== red ==
Design bfp_comp, start of the top module:
module bfp_comp (
    input logic clk,
    input logic rst,
    input logic  [63:0] s_axis_tdata,
    input logic  [ 7:0] s_axis_tkeep,
    input logic s_axis_tvalid,
    input logic s_axis_tlast,
    input logic  [31:0] s_axis_tuser,
    output logic [63:0] m_axis_tdata,
    output logic [ 7:0] m_axis_tkeep,
    output logic m_axis_tvalid,
    output logic m_axis_tlast,
    output logic [31:0] m_axis_tuser,
    input logic  [ 3:0] ctrl_ud_comp_meth,
    input logic  [ 3:0] ctrl_ud_iq_width
);
  logic [63:0] s_axis_tdata_reversed;
  logic [63:0] data0;
  logic        valid0;
  logic        last0;
  logic [31:0] user0;
  logic        sync0;
  logic [ 3:0] ud_iq_width;
  logic [63:0] d0_data;
  logic [ 2:0] d0_state;
  logic        d0_valid;
  logic        d0_sync;
  logic        d0_last;
  logic [31:0] fifo_din;
  logic        fifo_wr;
  logic [31:0] fifo_dout;
  logic        fifo_rd;
  assign s_axis_tdata_reversed = bfp_pkg::byte_reverse(s_axis_tdata);
  always_ff @(posedge clk) begin
    data0  <= s_axis_tdata_reversed;
    valid0 <= s_axis_tvalid;
    last0  <= s_axis_tlast;
    user0  <= s_axis_tuser;
  end
  always_ff @(posedge clk) begin
    if (rst || (valid0 && last0)) begin
      sync0 <= 1'b0;
    end else if (valid0) begin
      sync0 <= 1'b1;
    end
  end
  assign fifo_din = user0;
  assign fifo_wr  = valid0 && ~sync0;
  assign fifo_rd  = d0_valid & ~d0_sync;
  always_ff @(posedge clk) begin
    if (fifo_rd) begin
      m_axis_tuser <= fifo_dout;
    end
  end
  always_ff @(posedge clk) begin
    if (ctrl_ud_comp_meth == 1) begin
      ud_iq_width <= ctrl_ud_iq_width;
    end else begin
      ud_iq_width <= '0;
    end
  end
  bfp_comp_exp i_exp (
      .clk        (clk),
      .rst        (rst),
      .din_data   (data0),
  ...
For scale: about 8200 cells after synthesis, ~2300 flip-flops, ~220 I/O pins, roughly 93000 um2 of cells after synthesis.
==> flow/config.mk <==
export PLATFORM = sky130hd
export DESIGN_NAME = bfp_comp
export DESIGN_NICKNAME = bfp_comp
export VERILOG_FILES = /design/flow/design.v
export SDC_FILE = /design/flow/constraint.sdc
export NUM_CORES = 4
export LEC_CHECK = 0
export ABC_AREA = 1
export CAP_MARGIN = 10
export CORE_MARGIN = 2
export CORE_UTILIZATION = 72
export CTS_CLUSTER_DIAMETER = 365
export SETUP_SLACK_MARGIN = -0.33
export SLEW_MARGIN = 20
==> flow/constraint.sdc <==
create_clock -name core_clock -period 3.38 [get_ports {clk}]
set_input_delay 0.6760 -clock core_clock [delete_from_list [all_inputs] [get_ports {clk}]]
set_output_delay 0.6760 -clock core_clock [all_outputs]
set_load 0.01 [all_outputs]
run.sh (not shown) runs the stock make flow with config.mk's settings and CLKGATE_MAP_FILE=.
Although it ran to completion, red produced a layout that fails the final checks because of setup timing.
Edits applied to the flow inputs when going from red to blue:
- changing CORE_UTILIZATION from 72 to 23
- removing CTS_CLUSTER_DIAMETER (formerly 365)
- removing ABC_AREA (formerly 1)
- removing SETUP_SLACK_MARGIN (formerly -0.33)
- changing CAP_MARGIN from 10 to 20
- changing the clock period (ns, I/O delays scaled along) from 3.38 to 9.59
Results
blue did not stop at any stage, and its layout met the timing, DRC and antenna checks.
Nothing crashed in red and all stages finished; the problem is that the final layout failed, the offending checks being setup timing.
Compared with red, blue ends up with more cell area.
red has a lower clock power share than blue.
Summary of blue over red: worst-margin pin slew grew by 0.12 ns, post-layout total power now sits lower, average cell area after synthesis increased by about 26% relative to the old numbers, clock latency of the later-clocked register in the worst-skew pair +0.04 ns.
What green does differently from blue at the input level:
- swapping 23 for 40 in CORE_UTILIZATION
- swapping 9.59 for 6.06 in the clock period (ns, I/O delays scaled along)
==> results <==
- There was hardly any difference in number of cells in Yosys stat between green and blue.
- Clock share of power ends up higher on green.
- Of the two values seen for first element of the critical path, data0[47]$_DFF_P_ was produced by green and data0[63]$_DFF_P_ by blue.
- Of green and blue, the run reporting the higher non-clock buffer count was green.
- Measured against each other, green and blue differ in clock period minus worst slack, the higher figure coming from green.
- Looking only at pre-CTS setup slack, and setting everything else aside, the lower value of green and blue goes to green.
--- input diff green..orange ---
- the clock period (ns, I/O delays scaled along) changed from 6.06 to 5.07
### Flow results
- Worst relative slew slack up 0.99 points in orange wrt green
- green -> orange: wire length per cell after detailed routing decreased slightly
- The via count of orange and that of green are within noise of each other.
- Global placement routability congestion (orange vs. green) decreases by a few percent

Starting RTL as in the previous note.
make LEC_CHECK=0 CAP_MARGIN=10 CORE_MARGIN=10 CORE_UTILIZATION=40 GPL_TIMING_DRIVEN=0 MAX_ROUTING_LAYER=met4 SETUP_SLACK_MARGIN=-0.55 SLEW_MARGIN=20 finish   # period 8.138 ns
Rerun with:
ABC_AREA = 1   (was unset)
CORE_MARGIN = 2   (was 10)
CORE_UTILIZATION = 72   (was 40)
CTS_CLUSTER_DIAMETER = 246   (was unset)
GPL_TIMING_DRIVEN = unset   (was 0)
MAX_ROUTING_LAYER = unset   (was met4)
SETUP_SLACK_MARGIN = unset   (was -0.55)
clock period = 3.38 ns   (was 8.138 ns; I/O delays follow)
The new run finished but failed the layout checks on setup timing.
Power climbs to 2.7 times its value.
Final area fell slightly.
Flip-flop count is unchanged.
Worst setup slack is worse by 2.3 ns.
Worst hold slack is worse by 0.062 ns.
Die size came out lower by well over a third.
Count of clock-buffer cells in the layout fell by 18.
Wire length came out lower by roughly a tenth.
Clock skew shrinks by 0.041 ns.
Rerun with:
ABC_AREA = unset   (was 1)
CAP_MARGIN = 20   (was 10)
CTS_CLUSTER_DIAMETER = 117   (was 246)
CTS_CLUSTER_SIZE = 99   (was unset)
clock period = 1.94 ns   (was 3.38 ns; I/O delays follow)
The new run did not get past 5_1_grt.
Synthesized area is higher by about 0.5%.
Die area is higher by 0.51%.
Synthesized cell count is lower by about 20%.
Rerun with:
CORE_UTILIZATION = 68   (was 72)
CTS_CLUSTER_DIAMETER = 97   (was 117)
CTS_CLUSTER_SIZE = unset   (was 99)
clock period = 5.86 ns   (was 1.94 ns; I/O delays follow)
What happened:
- The changed run completed with no timing, DRC or antenna violations
- die size is higher by 5.8%
- area after synthesis stays the same
- synthesized cell count is unchanged
Rerun with:
CORE_UTILIZATION = 66   (was 68)
CTS_CLUSTER_DIAMETER = unset   (was 97)
clock period = 4.05 ns   (was 5.86 ns; I/O delays follow)
Effect:
- With this change the flow completed and failed the layout checks on setup timing
- clock skew rose by 0.0071 ns
- power rose by 47%
- routed wire length rose by about 2.4%
- worst hold slack is better by 0.0080 ns
- worst setup slack is worse by 1.1 ns
- die size rose by 3.0%
- core utilization stays flat
- clock power rose by about 44%

Starting RTL as in the previous note.
==> flow/design.v (excerpt) <==
module bfp_comp (
    input logic clk,
    input logic rst,
    input logic  [63:0] s_axis_tdata,
    input logic  [ 7:0] s_axis_tkeep,
    input logic s_axis_tvalid,
    input logic s_axis_tlast,
    input logic  [31:0] s_axis_tuser,
    output logic [63:0] m_axis_tdata,
    output logic [ 7:0] m_axis_tkeep,
    output logic m_axis_tvalid,
    output logic m_axis_tlast,
    output logic [31:0] m_axis_tuser,
    input logic  [ 3:0] ctrl_ud_comp_meth,
    input logic  [ 3:0] ctrl_ud_iq_width
);
  logic [63:0] s_axis_tdata_reversed;
  logic [63:0] data0;
  logic        valid0;
  logic        last0;
  logic [31:0] user0;
  logic        sync0;
  logic [ 3:0] ud_iq_width;
  logic [63:0] d0_data;
  logic [ 2:0] d0_state;
  logic        d0_valid;
  logic        d0_sync;
  logic        d0_last;
  logic [31:0] fifo_din;
  logic        fifo_wr;
  logic [31:0] fifo_dout;
  logic        fifo_rd;
  assign s_axis_tdata_reversed = bfp_pkg::byte_reverse(s_axis_tdata);
  always_ff @(posedge clk) begin
    data0  <= s_axis_tdata_reversed;
    valid0 <= s_axis_tvalid;
    last0  <= s_axis_tlast;
    user0  <= s_axis_tuser;
  end
  always_ff @(posedge clk) begin
    if (rst || (valid0 && last0)) begin
      sync0 <= 1'b0;
    end else if (valid0) begin
      sync0 <= 1'b1;
    end
  end
  assign fifo_din = user0;
  assign fifo_wr  = valid0 && ~sync0;
  assign fifo_rd  = d0_valid & ~d0_sync;
  always_ff @(posedge clk) begin
    if (fifo_rd) begin
      m_axis_tuser <= fifo_dout;
    end
  end
  always_ff @(posedge clk) begin
    if (ctrl_ud_comp_meth == 1) begin
      ud_iq_width <= ctrl_ud_iq_width;
    end else begin
      ud_iq_width <= '0;
    end
  end
  bfp_comp_exp i_exp (
      .clk        (clk),
      .rst        (rst),
      .din_data   (data0),
      .din_valid  (valid0),
      .din_sync   (sync0),
      .din_last   (last0),
      .dout_data  (d0_data),
      .dout_state (d0_state),
      .dout_valid (d0_valid),
      .dout_sync  (d0_sync),
      .dout_last  (d0_last),
      .ud_iq_width(ud_iq_width)
  );
  bfp_comp_gearbox i_gearbox (
      .clk          (clk),
      .rst          (rst),
      .din_data     (d0_data),
      .din_state    (d0_state),
      .din_valid    (d0_valid),
      .din_sync     (d0_sync),
      .din_last     (d0_last),
      .m_axis_tdata (m_axis_tdata),
  ...
clock: 3.47 ns
lec_check: 0
abc_area: 0
cap_margin: 15
core_margin: 2
core_utilization: 72
cts_cluster_size: 35
max_routing_layer: met5
place_density: 0.6
setup_slack_margin: -0.32
slew_margin: 20
The baseline produced a layout that fails on setup timing.
Edit:
- CAP_MARGIN: 15 -> 20
- CORE_UTILIZATION: 72 -> 69
- CTS_CLUSTER_SIZE: 35 -> 88
- SETUP_SLACK_MARGIN: -0.32 -> not set
- TNS_END_PERCENT: not set -> 5
- clock period: 3.47 -> 8.64 ns (I/O delays scaled with it)
With this change the flow ran to the end with no violations.
Global-route usage came out lower by 7.3 points.
Clock power came out lower by well over a third.
Utilization came out lower by 7.8 points.
Cell count came out lower by a few percent.
Edit:
- ABC_AREA: 0 -> 1
- CORE_MARGIN: 2 -> 5
- CORE_UTILIZATION: 69 -> 32
- CTS_CLUSTER_SIZE: 88 -> not set
- TNS_END_PERCENT: 5 -> not set
- clock period: 8.64 -> 7.74 ns (I/O delays scaled with it)
Effect: Count of clock-buffer cells in the layout grows by 44. Sequential cell count stays the same. Power went up by 27%.
Edit:
- ABC_AREA: 1 -> 0
- CORE_UTILIZATION: 32 -> 70
- clock period: 7.74 -> 4.42 ns (I/O delays scaled with it)
Now the flow completed, yet does not pass: setup timing; worst setup slack loses 2.2 ns; cell count falls by 29%; fmax went up by 24%; via count drops by 1.1%; sequential share of layout area goes up by 0.43 points; core utilization increases by 43 points; global-route usage grows by 22 points; die size is lower by 53%.
Edit:
- CTS_CLUSTER_DIAMETER: not set -> 347
- CTS_CLUSTER_SIZE: not set -> 24
- TNS_END_PERCENT: not set -> 5
- clock period: 4.42 -> 8.64 ns (I/O delays scaled with it)
- The changed run passed the timing, DRC and antenna checks
- power drops by 56%
- global-route usage went down by 2.7 points
- maximum frequency decreases by 20%
- sequential power falls by 49%
- count of clock-buffer cells in the layout is lower by 112
- via count is lower by 5.3%
- worst setup slack improves by 3.1 ns
- worst hold slack is worse by 0.013 ns
- combinational power fell by 54%
- final cell count fell by 5.0%
Edit:
- ABC_AREA: 0 -> 1
- CAP_MARGIN: 20 -> 15
- CORE_MARGIN: 5 -> 2
- CTS_CLUSTER_DIAMETER: 347 -> 205
- CTS_CLUSTER_SIZE: 24 -> not set
- TNS_END_PERCENT: 5 -> not set
- clock period: 8.64 -> 3.36 ns (I/O delays scaled with it)
After rerunning: Now the flow ran to the end with violations: setup timing; synthesized area shrinks by 0.51%; routed wire length grows by 16%; worst setup slack got worse by 3.7 ns; cell area grows by 8.7%; clock-buffer cell count grows by 87.
Power and IR drop assume default switching activity.
